Design mult16_top, start of the top module:
module mult16_top (
  input         clk,
  input  [15:0] a,
  input  [15:0] b,
  output [31:0] p
);
Size in the first run: about 65 I/O pins, about 0.0077 mm² of cells after synthesis.
Settings: LEC_CHECK=0, ABC_AREA=0, CAP_MARGIN=5, CORE_MARGIN=2, CORE_UTILIZATION=47, CTS_CLUSTER_DIAMETER=169, CTS_CLUSTER_SIZE=98, PLACE_DENSITY=0.42, SLEW_MARGIN=20; clock period 15.0 ns.
run.sh (not shown) runs the stock make flow with config.mk's settings and CLKGATE_MAP_FILE=.
The first run ran to the end with no violations.
Rerun with:
Settings changed: ABC_AREA 0 to 1, CORE_UTILIZATION 47 to 58, CTS_CLUSTER_DIAMETER 169 to 328, PLACE_DENSITY 0.42 to unset, PLACE_DENSITY_LB_ADDON set to 0.3, TNS_END_PERCENT set to 85.
=>
- sequential cell count does not change
- die area shrinks by 15%
- area after synthesis goes up by 4.1%

mult16_top again, from the RTL that the note above started with.
==> flow/config.mk <==
export PLATFORM = sky130hd
export DESIGN_NAME = mult16_top
export DESIGN_NICKNAME = mult16_top
export VERILOG_FILES = /design/flow/design.v
export SDC_FILE = /design/flow/constraint.sdc
export NUM_CORES = 4
export LEC_CHECK = 0
export CAP_MARGIN = 0
export CORE_ASPECT_RATIO = 0.5
export CORE_MARGIN = 2
export CORE_UTILIZATION = 40
export SETUP_SLACK_MARGIN = -1.43
export SLEW_MARGIN = 20
export TNS_END_PERCENT = 20
==> flow/constraint.sdc <==
create_clock -name core_clock -period 15.0 [get_ports {clk}]
set_input_delay 3.0000 -clock core_clock [delete_from_list [all_inputs] [get_ports {clk}]]
set_output_delay 3.0000 -clock core_clock [all_outputs]
set_load 0.01 [all_outputs]
Edit:
--- a/flow/config.mk
+++ b/flow/config.mk
@@ -6,9 +6,9 @@
 export NUM_CORES = 4
 export LEC_CHECK = 0
-export CAP_MARGIN = 0
+export CAP_MARGIN = 20
 export CORE_ASPECT_RATIO = 0.5
-export CORE_MARGIN = 2
+export CORE_MARGIN = 9
 export CORE_UTILIZATION = 40
 export SETUP_SLACK_MARGIN = -1.43
 export SLEW_MARGIN = 20
-export TNS_END_PERCENT = 20
+export TNS_END_PERCENT = 5
First-iteration DRC count came out lower by 18%.
Clock-buffer cell count came out lower by 1.
Design area came out lower by 0.31%.
Non-clock buffer count stays the same.
Setup slack got worse by 0.012 ns.
Core utilization came out lower by 0.14 points.
Maximum frequency hardly moves.
Global-route usage came out lower by 2.9 points.
Edit:
--- a/flow/config.mk
+++ b/flow/config.mk
@@ -7,8 +7,7 @@
 export LEC_CHECK = 0
 export CAP_MARGIN = 20
-export CORE_ASPECT_RATIO = 0.5
-export CORE_MARGIN = 9
+export CORE_MARGIN = 2
 export CORE_UTILIZATION = 40
-export SETUP_SLACK_MARGIN = -1.43
+export CTS_CLUSTER_SIZE = 100
 export SLEW_MARGIN = 20
-export TNS_END_PERCENT = 5
+export TNS_END_PERCENT = 10
Via count rises by 1.3%.
Area after synthesis stays the same.
Setup slack gains 0.044 ns.
Design area is higher by 0.54%.
Register-to-register slack is better by 0.04 ns.
Synthesized cell count does not change.
Cell count hardly moves.
Core utilization falls by 0.18 points.
Edit:
--- a/flow/config.mk
+++ b/flow/config.mk
@@ -8,6 +8,6 @@
 export CAP_MARGIN = 20
 export CORE_MARGIN = 2
-export CORE_UTILIZATION = 40
-export CTS_CLUSTER_SIZE = 100
+export CORE_UTILIZATION = 50
+export MAX_ROUTING_LAYER = met4
+export PLACE_DENSITY_LB_ADDON = 0.26
 export SLEW_MARGIN = 20
-export TNS_END_PERCENT = 10
Outcome: The new run passed the timing, design-rule and antenna checks; wire length hardly moves; critical path depth does not change; cell area went down by 0.86%; count of clock-buffer cells in the layout went up by 3; register-to-register slack hardly moves; area after synthesis is unchanged.
Edit:
--- a/flow/config.mk
+++ b/flow/config.mk
@@ -6,8 +6,10 @@
 export NUM_CORES = 4
 export LEC_CHECK = 0
-export CAP_MARGIN = 20
+export CAP_MARGIN = 25
 export CORE_MARGIN = 2
 export CORE_UTILIZATION = 50
 export MAX_ROUTING_LAYER = met4
+export MIN_ROUTING_LAYER = met2
 export PLACE_DENSITY_LB_ADDON = 0.26
+export SETUP_SLACK_MARGIN = 4.38
 export SLEW_MARGIN = 20
=> The new run produced a layout that fails on DRC; sequential share of layout area hardly moves; routed wire length falls by about 0.43%; final area rises by 2.4%; setup slack gains 1.5 ns; maximum frequency rises by 12%; count of clock-buffer cells in the layout falls by 2; via count rises by about 27%; hold slack gains 0.019 ns.
